// geofence
module geofence ( clk,reset,X,Y,valid,is_inside);
  input clk;
  input reset;
  input [9:0] X;
  input [9:0] Y;
  output reg valid;
  output reg is_inside;
  reg me;
  reg  signed [11:0] ma,mb;
  wire signed [23:0] mo; 
  wire mv;
  multi_div #(
    .SIZE_A(12),
    .SIZE_B(12),
    .SIGNED(1),
    .STEP_SIZE(1) 
  ) multi_u1(
    .clk(clk),.reset(reset),
    .en(me),
    .select(1'b0),
    .a(ma),
    .b(mb),
    .P(mo),
    .div_zero(),
    .Valid(mv),
    .Busy()
  );
  reg [2:0] state;
  reg [2:0] state_counter_0,state_counter_1;
  reg [2:0] state_step;
  reg [9:0] check_point [1:0];
  reg [9:0] geofence_point [5:0][1:0];
  reg       check_signed;
  reg signed [26:0] DATA_REG;
  parameter READ_DATA     = 0;
  parameter SORT_POINT    = 1;
  parameter CHECK_IN_SIDE = 2;
  parameter DATA_OUT      = 3;
  integer i;
  always @(posedge clk or posedge reset) begin
    if (reset) begin
      state <= READ_DATA;
      state_step <= 0;
      state_counter_0 <= 0;
      state_counter_1 <= 0;
      me <= 0;
      is_inside <= 1;
    end else begin
      case (state)
        READ_DATA:begin
          if(state_counter_0==0)begin
            check_point[0] <= X;
            check_point[1] <= Y;
            state_counter_0 <= state_counter_0 + 1;
          end
          else begin
            if(state_counter_0 == 6)begin
              state <= SORT_POINT;
              state_counter_0 <= 1;
              state_counter_1 <= 2;
              me <= 0;
            end
            else state_counter_0 <= state_counter_0 + 1;
            geofence_point[state_counter_0-1][0] <= X;
            geofence_point[state_counter_0-1][1] <= Y;
          end 
        end
        SORT_POINT:begin
          case(state_step)
            0:begin
              ma <= (geofence_point[state_counter_0][0] - geofence_point[0][0]) ;  
              mb <= (geofence_point[state_counter_1][1] - geofence_point[0][1]) ;  
              me <= 1;
              state_step <= state_step + 1;
            end
            1:begin
              me <= 0;
              if(mv)begin
  ...
Size: about 280 flip-flops, ~24 I/O pins, ~0.024 sq mm of cells after synthesis.
==> flow/config.mk <==
export PLATFORM = sky130hd
export DESIGN_NAME = geofence
export DESIGN_NICKNAME = geofence
export VERILOG_FILES = /design/flow/design.v
export SDC_FILE = /design/flow/constraint.sdc
export NUM_CORES = 4
export LEC_CHECK = 0
export CAP_MARGIN = 20
export CORE_MARGIN = 2
export CORE_UTILIZATION = 58
export SLEW_MARGIN = 20
==> flow/constraint.sdc <==
create_clock -name core_clock -period 2.87 [get_ports {clk}]
set_input_delay 0.5740 -clock core_clock [delete_from_list [all_inputs] [get_ports {clk}]]
set_output_delay 0.5740 -clock core_clock [all_outputs]
set_load 0.01 [all_outputs]
run.sh (not shown) runs the stock make flow with config.mk's settings and CLKGATE_MAP_FILE=.
The baseline finished but fails on setup timing.
Then changed:
- CORE_UTILIZATION: 58 -> 52
- clock period: 2.87 -> 5.3 ns (I/O delays scaled with it)
This time the run ran to the end with no violations.
Via count went down by 22%.
Count of clock-buffer cells in the layout increases by 3.
Hold slack got worse by 0.018 ns.
Routed wire length decreases by 25%.
Then changed:
- CORE_UTILIZATION: 52 -> 72
- PLACE_DENSITY: not set -> 0.65
- SETUP_SLACK_MARGIN: not set -> -0.39
- clock period: 5.3 -> 3.93 ns (I/O delays scaled with it)
After rerunning:
- The new run finished but failed the layout checks on capacitance limit, slew limit, setup timing
- global-route usage climbs by 12 points
- final area goes up by 7.0%
- register-to-register slack is worse by 1.1 ns
- synthesized area is unchanged
- total power went up by 27%
- hold slack improves by 0.0043 ns
Then changed:
- CORE_UTILIZATION: 72 -> 40
- PLACE_DENSITY: 0.65 -> not set
- SETUP_SLACK_MARGIN: -0.39 -> not set
- clock period: 3.93 -> 5.3 ns (I/O delays scaled with it)
Effect: Now the flow finished clean. Total power went down by about 20%. Clock-buffer cell count goes up by 10. Global-route usage goes down by 21 points. Core utilization falls by 41 points. Final area decreases by about 5.4%. First-iteration DRC count goes down by about 34%. Register-to-register slack gains 1.0 ns. Wire length goes down by 4.1%.

* * *

Starting RTL as in the previous note.
==> flow/config.mk <==
export PLATFORM = sky130hd
export DESIGN_NAME = geofence
export DESIGN_NICKNAME = geofence
export VERILOG_FILES = /design/flow/design.v
export SDC_FILE = /design/flow/constraint.sdc
export NUM_CORES = 4
export LEC_CHECK = 0
export CAP_MARGIN = 20
export CORE_MARGIN = 2
export CORE_UTILIZATION = 70
export SETUP_SLACK_MARGIN = -0.25
export SLEW_MARGIN = 20
==> flow/constraint.sdc <==
create_clock -name core_clock -period 4.17 [get_ports {clk}]
set_input_delay 0.8340 -clock core_clock [delete_from_list [all_inputs] [get_ports {clk}]]
set_output_delay 0.8340 -clock core_clock [all_outputs]
set_load 0.01 [all_outputs]
The starting point reached the layout checks and failed them: setup timing.
Change:
- CAP_MARGIN: 20 -> 40
- CORE_ASPECT_RATIO: unset -> 0.5
- CORE_UTILIZATION: 70 -> 72
- CTS_CLUSTER_DIAMETER: unset -> 278
- CTS_CLUSTER_SIZE: unset -> 97
- SETUP_SLACK_MARGIN: -0.25 -> 0.88
- TNS_END_PERCENT: unset -> 5
- clock period: 4.17 -> 2.98 ns (I/O delays scaled with it)
=> This time the run died in 5_1_grt, error GRT-0232. Synthesized cell count does not change. Synthesized area is unchanged. Die size fell by 2.5%.
Change:
- CAP_MARGIN: 40 -> 20
- CORE_ASPECT_RATIO: 0.5 -> unset
- CORE_UTILIZATION: 72 -> 13
- CTS_CLUSTER_DIAMETER: 278 -> unset
- CTS_CLUSTER_SIZE: 97 -> unset
- SETUP_SLACK_MARGIN: 0.88 -> unset
- TNS_END_PERCENT: 5 -> unset
- clock period: 2.98 -> 7.33 ns (I/O delays scaled with it)
Result: Now the flow ran to the end with no violations; synthesized cell count stays the same; area after synthesis stays the same; die size increases to 5.4 times its value.
Power is estimated from default activity; no workload was simulated.
